## alpha
// pcs_10g_top
module pcs_10g_top #(
    parameter INIT_IDLE_DISPATCH = 1   
) (
    input  wire        clk,            
    input  wire        rst_n,          
    input  wire [63:0] xgmii_txd,      
    input  wire [7:0]  xgmii_txc,      
    output wire [63:0] xgmii_rxd,      
    output wire [7:0]  xgmii_rxc,      
    output wire [15:0] gth_txdata,     
    output wire [1:0]  gth_txheader,   
    output wire        gth_txdata_valid,
    input  wire [15:0] gth_rxdata,     
    input  wire [1:0]  gth_rxheader,   
    input  wire        gth_rxdata_valid,
    input  wire        gth_rxheader_valid,
    output wire        gth_txsequence_done,  
    input  wire        gth_rxgearboxslip,    
    output wire        block_lock,     
    output wire        hi_ber,         
    output wire        pcs_status,     
    output wire        rx_link_up,     
    output wire        tx_encode_err,  
    output wire        rx_decode_err,  
    output wire [15:0] ber_count,      
    output wire [7:0]  errored_blocks, 
    input  wire        status_read,    
    output wire        pcs_status_ll   
);
wire [65:0] enc_block;
wire        enc_valid;
wire        enc_error;
pcs_10g_enc_64b66b u_encoder (
    .clk            (clk),
    .rst_n          (rst_n),
    .xgmii_txd      (xgmii_txd),
    .xgmii_txc      (xgmii_txc),
    .tx_block        (enc_block),
    .tx_block_valid  (enc_valid),
    .encode_error    (enc_error)
);
assign tx_encode_err = enc_error;
wire [65:0] scr_block;
wire        scr_valid;
pcs_10g_scrambler u_scrambler (
    .clk              (clk),
    .rst_n            (rst_n),
    .tx_block_in       (enc_block),
    .tx_block_valid    (enc_valid),
  ...
Size: about 4300 cells after synthesis, about 0.040 mm^2 of cells after synthesis.
make LEC_CHECK=0 CAP_MARGIN=20 CORE_MARGIN=2 CORE_UTILIZATION=40 SLEW_MARGIN=20 finish   # period 5.0 ns
run.sh (not shown) runs the stock make flow with config.mk's settings and CLKGATE_MAP_FILE=.
Input changes introduced in beta (baseline for comparison: alpha):
Settings: setting ABC_AREA to 1 for the first time; setting CTS_CLUSTER_SIZE to 100 for the first time; changing CORE_UTILIZATION from 40 to 59; changing the clock period (ns, I/O delays scaled along) from 5.0 to 3.62.
### Flow results
beta ended up with a higher wire length than alpha did.
beta ends up with higher total leakage power than alpha does.
beta against alpha; placeable core area is down by more than a quarter.
Kind of critical path = in -> reg: alpha; kind of critical path = reg -> reg: beta
## Diff of input files: gamma against beta
Settings: CAP_MARGIN: 20 -> 10; ABC_AREA: 1 -> unset; HOLD_SLACK_MARGIN: unset -> 0.29; SETUP_SLACK_MARGIN: unset -> -0.21; CTS_CLUSTER_SIZE: 100 -> 15; CORE_UTILIZATION: 59 -> 67; the clock period (ns, I/O delays scaled along): 3.62 -> 2.3.
- beta: PASS, flow complete, no timing, DRC or antenna violations
- In gamma the implementation completed, yet the final layout does not meet the checks, the culprit being negative setup slack.
- Between gamma and beta, it is gamma whose post-cts resize count is higher, by 16.
- For gamma, the main kind of combinational logic by area was AND-OR/OR-AND gates, unlike beta, where it was simple AND/OR/NAND/NOR gates.
- Pin count of the biggest net entering global routing for gamma: 48% up relative to beta
- Worst-path maximum fanout in gamma vs beta: down 61
- gamma vs beta: wire length of the first global-routing pass down
- Taking beta as the reference, in gamma count of non-filler cells in the finished layout shrank by 1241; clock period minus worst slack shrank by 480 ps; worst-case setup margin in the final layout shrank by 840 ps.
Input changes introduced in delta (baseline for comparison: gamma):
Settings: changing CAP_MARGIN from 10 to 20; removing HOLD_SLACK_MARGIN (formerly 0.29); removing CTS_CLUSTER_SIZE (formerly 15); removing SETUP_SLACK_MARGIN (formerly -0.21); changing CORE_UTILIZATION from 67 to 40; changing the clock period (ns, I/O delays scaled along) from 2.3 to 4.13.
## What came out
delta finished all stages; the layout is clean. Combinational group share of total power (delta over gamma): decrease, 3.8 points. Register fraction of the total cell area (higher): delta. delta: layout buffer count excluding clock buffers 367 below gamma. Area fraction in and, or, nand and nor cells essentially unchanged between gamma and delta. | all-layer global routing usage | higher: gamma |. Reported for delta and gamma, overflow left after global routing turned out identical to the last digit. delta improves on gamma in final wirelength.
For epsilon, these inputs were changed with respect to delta:
Settings: SETUP_SLACK_MARGIN: unset -> -0.21; CORE_UTILIZATION: 40 -> 72; CTS_CLUSTER_SIZE: unset -> 15; CAP_MARGIN: 20 -> 10; the clock period (ns, I/O delays scaled along): 4.13 -> 2.3.
Results
Among delta and epsilon, a clean, completed layout was produced by delta alone. The log for epsilon ends in global routing (5_1_grt) with error ODB-0269, so the run never completed. Clock sink count came out exactly the same in delta and epsilon. Vertical die size (lower): epsilon. The final reports for epsilon and delta show buffer count from post-CTS setup fixing higher in the former. The final weighted congestion of routability-driven global placement reported for epsilon is greater than that of delta by 0.084. Diff delta..epsilon | mean post-synth cell area | unchanged. Die outline width for epsilon is lower than for delta. Compared with delta, in epsilon post-DP HPWL picked up an extra 8.6%, core area lost 0.045 mm^2.

run A:
pcs_10g_top again, from the RTL that the note above started with.
==> flow/design.v (excerpt) <==
module pcs_10g_top #(
    parameter INIT_IDLE_DISPATCH = 1   
) (
    input  wire        clk,            
    input  wire        rst_n,          
    input  wire [63:0] xgmii_txd,      
    input  wire [7:0]  xgmii_txc,      
    output wire [63:0] xgmii_rxd,      
    output wire [7:0]  xgmii_rxc,      
    output wire [15:0] gth_txdata,     
    output wire [1:0]  gth_txheader,   
    output wire        gth_txdata_valid,
    input  wire [15:0] gth_rxdata,     
    input  wire [1:0]  gth_rxheader,   
    input  wire        gth_rxdata_valid,
    input  wire        gth_rxheader_valid,
    output wire        gth_txsequence_done,  
    input  wire        gth_rxgearboxslip,    
    output wire        block_lock,     
    output wire        hi_ber,         
    output wire        pcs_status,     
    output wire        rx_link_up,     
    output wire        tx_encode_err,  
    output wire        rx_decode_err,  
    output wire [15:0] ber_count,      
    output wire [7:0]  errored_blocks, 
    input  wire        status_read,    
    output wire        pcs_status_ll   
);
Settings: LEC_CHECK=0, CAP_MARGIN=20, CELL_PAD_IN_SITES_GLOBAL_PLACEMENT=1, CORE_MARGIN=2, CORE_UTILIZATION=70, CTS_CLUSTER_SIZE=43, GPL_TIMING_DRIVEN=1, HOLD_SLACK_MARGIN=0.27, MAX_ROUTING_LAYER=met5, PLACE_DENSITY_LB_ADDON=0.11, SETUP_SLACK_MARGIN=0.12, SLEW_MARGIN=0, TNS_END_PERCENT=5; clock period 2.99 ns.
Run A: it failed with a tool error in global placement without I/O, so there are no final results.
Relative to run A, the following input files were edited for run B:
- removing SETUP_SLACK_MARGIN (formerly 0.12)
- removing MAX_ROUTING_LAYER (formerly met5)
- changing CTS_CLUSTER_SIZE from 43 to 100
- setting ABC_AREA to 1 for the first time
- removing GPL_TIMING_DRIVEN (formerly 1)
- removing HOLD_SLACK_MARGIN (formerly 0.27)
- removing CELL_PAD_IN_SITES_GLOBAL_PLACEMENT (formerly 1)
- removing TNS_END_PERCENT (formerly 5)
- changing CORE_UTILIZATION from 70 to 72
- changing SLEW_MARGIN from 0 to 20
- removing PLACE_DENSITY_LB_ADDON (formerly 0.11)
- changing the clock period (ns, I/O delays scaled along) from 2.99 to 6.04
Findings:
Looking at the reports, run B completed the entire flow and the layout it produced met the timing, design-rule and antenna checks. Changes observed in run B relative to run A: count of different cell masters after synthesis now sits lower; cell area after synthesis climbed about 7%; sequential area share after synthesis -3.0 points; adder-cell share of the synthesized area barely changed. Of run B and run A, run B shows the higher total core area, with run A below it. A dominant kind of combinational cell of AND-OR/OR-AND gates is what run A shows, while simple AND/OR/NAND/NOR gates belongs to run B. Starting utilization of the core area: run B vs run A up 1.8 points. [compare] base=run A new=run B: number of cells in Yosys stat higher; multiplexer area fraction after synthesis now sits lower; area of the synthesized netlist per yosys stat +6.9%. Between run A and run B, xor and xnor fraction of the mapped netlist area decreased.
For run C, these inputs were changed with respect to run B:
- ABC_AREA: 1 -> unset
- GPL_TIMING_DRIVEN: unset -> 1
- CAP_MARGIN: 20 -> 5
- TNS_END_PERCENT: unset -> 80
- CORE_UTILIZATION: 72 -> 66
- MAX_ROUTING_LAYER: unset -> met5
- PLACE_DENSITY: unset -> 0.6
- CTS_CLUSTER_SIZE: 100 -> 70
- the clock period (ns, I/O delays scaled along): 6.04 -> 2.42
==> results <==
Completing all stages was not enough for run C: its layout failed the final checks because of negative setup slack.
NOTE: synthesized cell count in run C falls short of that of run B
[run C vs run B] met1 track demand over resource: lower in run C
Buffers inserted during post-CTS setup optimization came out higher on run C than on run B.
Changes observed in run C relative to run B: filler-free cell count of the finished design now smaller, share of power burned in combinational logic now smaller, yosys synthesis chip area now smaller, area fraction in xor and xnor cells now larger, tap cell instance count now larger.
In run C the headroom to the max-slew limit turned out 27 points higher than in run B.
> inputs changed (run C -> run D)
- changing CTS_CLUSTER_SIZE from 70 to 42
- removing PLACE_DENSITY (formerly 0.6)
- removing TNS_END_PERCENT (formerly 80)
- removing GPL_TIMING_DRIVEN (formerly 1)
- changing CAP_MARGIN from 5 to 20
- removing MAX_ROUTING_LAYER (formerly met5)
- changing the clock period (ns, I/O delays scaled along) from 2.42 to 1.65
==> comparison <==
- In the summary table, run D is marked failed, with error DPL-0038 raised in global routing.
- Fraction of the mapped netlist area in simple logic gates: run C vs run D identical
- The area of placed instances number comes out higher for run D vs run C.
- Reported for run D and run C, post-synthesis cell count turned out identical to the last digit.
- Compared with run C, in run D post-synthesis compound-gate area fraction barely changed; placer's final routability congestion estimate climbed 2.8%.
Relative to run D, the following input files were edited for run E:
- removing CTS_CLUSTER_SIZE (formerly 42)
- setting GPL_ROUTABILITY_DRIVEN to 0 for the first time
- changing CORE_UTILIZATION from 66 to 40
- changing CAP_MARGIN from 20 to 30
- changing the clock period (ns, I/O delays scaled along) from 1.65 to 2.58
### Flow results
- Each of run E and run D falls short of a clean finish.
- Run E finished every stage; the final checks, however, were not passed, the failures being negative setup slack.
- For run D, the flow was terminated by a tool error in global routing and produced no final design.
- In run E, height of the chip is higher than in run D.
- Run E vs run D — row count rose about 30%.
- Run D -> run E: number of sinks driven by the clock tree delta 0, exact match
- Cell area after placement ends up higher on run D.
- | horizontal die dimension | lower: run D |
- [compare] base=run D new=run E: minimum setup slack after placement moved up; setup fix buffers added after clock tree synthesis moved down.
- The die of run E is larger than the one used in run D.
- Reported for run E and run D, tally of unique sky130hd cells used after synthesis turned out identical to the last digit.
## Diff of input files: run F against run E
- swapping 40 for 67 in CORE_UTILIZATION
- clearing GPL_ROUTABILITY_DRIVEN, which used to be 0
- putting SETUP_SLACK_MARGIN at -0.21 where nothing was set
- swapping 30 for 20 in CAP_MARGIN
- swapping 2.58 for 2.3 in the clock period (ns, I/O delays scaled along)
==> comparison <==
- Summary of run F over run E: area of all sequential standard cells comparable; setup slack fell by 0.28 ns.
- When run F is measured against run E, its worst clock skew turns out 0.011 ns higher.
- Completing all stages was not enough for run F: its layout failed the final checks because of negative setup slack.
- Run E: all stages done; final checks FAILED (negative setup slack).
- Routed wirelength normalized by instance count ended up about 15% higher on run F than on run E.
- For maximum frequency, run F and run E come out practically identical.
- Side by side, global-route met1 utilization turned out higher in run F than in run E.
- From run F to run E, share of flip-flops with an asynchronous set or reset did not move at all.
- Of run F and run E, it is run F that has the lower clock share of power.
- Comparing slew at the pin closest to its max-slew limit for run F and run E, the smaller number came from run E.
- For number of standard cells in the layout, taps in and fillers out, dividing the value from run E by the value from run F gives 1.09.

run 1:
pcs_10g_top again, from the RTL that the note above started with.
Settings: LEC_CHECK=0, ABC_AREA=1, CAP_MARGIN=20, CORE_MARGIN=2, CORE_UTILIZATION=71, CTS_CLUSTER_DIAMETER=240, CTS_CLUSTER_SIZE=70, GPL_TIMING_DRIVEN=1, HOLD_SLACK_MARGIN=0.27, MAX_ROUTING_LAYER=met5, PLACE_DENSITY_LB_ADDON=0.11, SETUP_SLACK_MARGIN=0.39, SLEW_MARGIN=20, TNS_END_PERCENT=80; clock period 1.98 ns.
Run 1: it failed during global routing (5_1_grt), and the tool reported GRT-0116.
Changes in run 2 relative to run 1:
# run 1
export LEC_CHECK = 0
export ABC_AREA = 1
export CAP_MARGIN = 20
export CORE_MARGIN = 2
export CORE_UTILIZATION = 71
export CTS_CLUSTER_DIAMETER = 240
export CTS_CLUSTER_SIZE = 70
export GPL_TIMING_DRIVEN = 1
export HOLD_SLACK_MARGIN = 0.27
export MAX_ROUTING_LAYER = met5
export PLACE_DENSITY_LB_ADDON = 0.11
export SETUP_SLACK_MARGIN = 0.39
export SLEW_MARGIN = 20
export TNS_END_PERCENT = 80
create_clock -name core_clock -period 1.98 [get_ports {clk}]
# run 2
export LEC_CHECK = 0
export CAP_MARGIN = 20
export CORE_MARGIN = 2
export CORE_UTILIZATION = 32
export SLEW_MARGIN = 20
create_clock -name core_clock -period 7.31 [get_ports {clk}]
## What came out
Run 2: flow completed, timing, DRC and antenna clean
Against run 1, die height in run 2 rose by more than a quarter.
Worst setup timing slack at the placement stage: run 2 vs run 1 up 1990 ps
The higher post-CTS repair timing setup buffer count came out of run 1.
Taking run 1 as the reference, in run 2 cell count after synthesis fell by 1350, number of cells after detailed placement went down, clock sink count was more or less identical, total cells reported by yosys after synthesis now smaller.
Die outline area (run 2 vs. run 1) increases by more than 100%
Number of rows in the core area in run 2 is about 43% higher than in run 1
NOTE: HPWL reported at the end of detailed placement in run 2 falls short of that of run 1
Modified inputs, run 3 compared to run 2
# run 2
export LEC_CHECK = 0
export CAP_MARGIN = 20
export CORE_MARGIN = 2
export CORE_UTILIZATION = 32
export SLEW_MARGIN = 20
create_clock -name core_clock -period 7.31 [get_ports {clk}]
# run 3
export LEC_CHECK = 0
export ABC_AREA = 1
export CAP_MARGIN = 30
export CORE_MARGIN = 2
export CORE_UTILIZATION = 40
export GPL_ROUTABILITY_DRIVEN = 0
export PLACE_DENSITY_LB_ADDON = 0.1
export SLEW_MARGIN = 30
create_clock -name core_clock -period 2.58 [get_ports {clk}]
Notes after the runs:
Diff run 2 and run 3: number of nets at the end of the flow higher in run 3. | post-route clock period utilization | lower: run 2 |. Run 3 against run 2: tally of max-capacitance violations about even; overall track demand over capacity in global routing rose 8.4 points. Diff run 2 -> run 3 | clock-buffer cell count | up by a few percent. Compared to run 2, run 3 has synthesized area divided by synthesized cell count 1.7 µm² lower. Cmp run 3 vs run 2: synthesized cell area higher in run 3. For run 3, the largest family of logic cells by area was simple AND/OR/NAND/NOR gates, unlike run 2, where it was AND-OR/OR-AND gates.
[inputs] run 4 vs run 3
# run 3
export LEC_CHECK = 0
export ABC_AREA = 1
export CAP_MARGIN = 30
export CORE_MARGIN = 2
export CORE_UTILIZATION = 40
export GPL_ROUTABILITY_DRIVEN = 0
export PLACE_DENSITY_LB_ADDON = 0.1
export SLEW_MARGIN = 30
create_clock -name core_clock -period 2.58 [get_ports {clk}]
# run 4
export LEC_CHECK = 0
export ABC_AREA = 1
export CAP_MARGIN = 30
export CORE_ASPECT_RATIO = 1.38
export CORE_MARGIN = 2
export CORE_UTILIZATION = 21
export CTS_CLUSTER_DIAMETER = 37
export GPL_ROUTABILITY_DRIVEN = 0
export GPL_TIMING_DRIVEN = 0
export HOLD_SLACK_MARGIN = 0.18
export PLACE_DENSITY_LB_ADDON = 0.1
export SLEW_MARGIN = 30
export TNS_END_PERCENT = 50
create_clock -name core_clock -period 2.58 [get_ports {clk}]
## What came out
Complete run, failing final checks: run 4, reason negative setup slack.
In the reports for run 3 and run 4, the smaller part of the power in combinational logic belongs to run 4.
Compared to run 3, run 4 has worst hold slack 44 ps lower.
Run 4 vs run 3: number of non-clock buffers down in run 4
STATUS area of the core: run 4 loses against run 3
Taking run 3 over run 4, the die area ratio works out to 0.53.
Power is estimated from default activity; no workload was simulated.
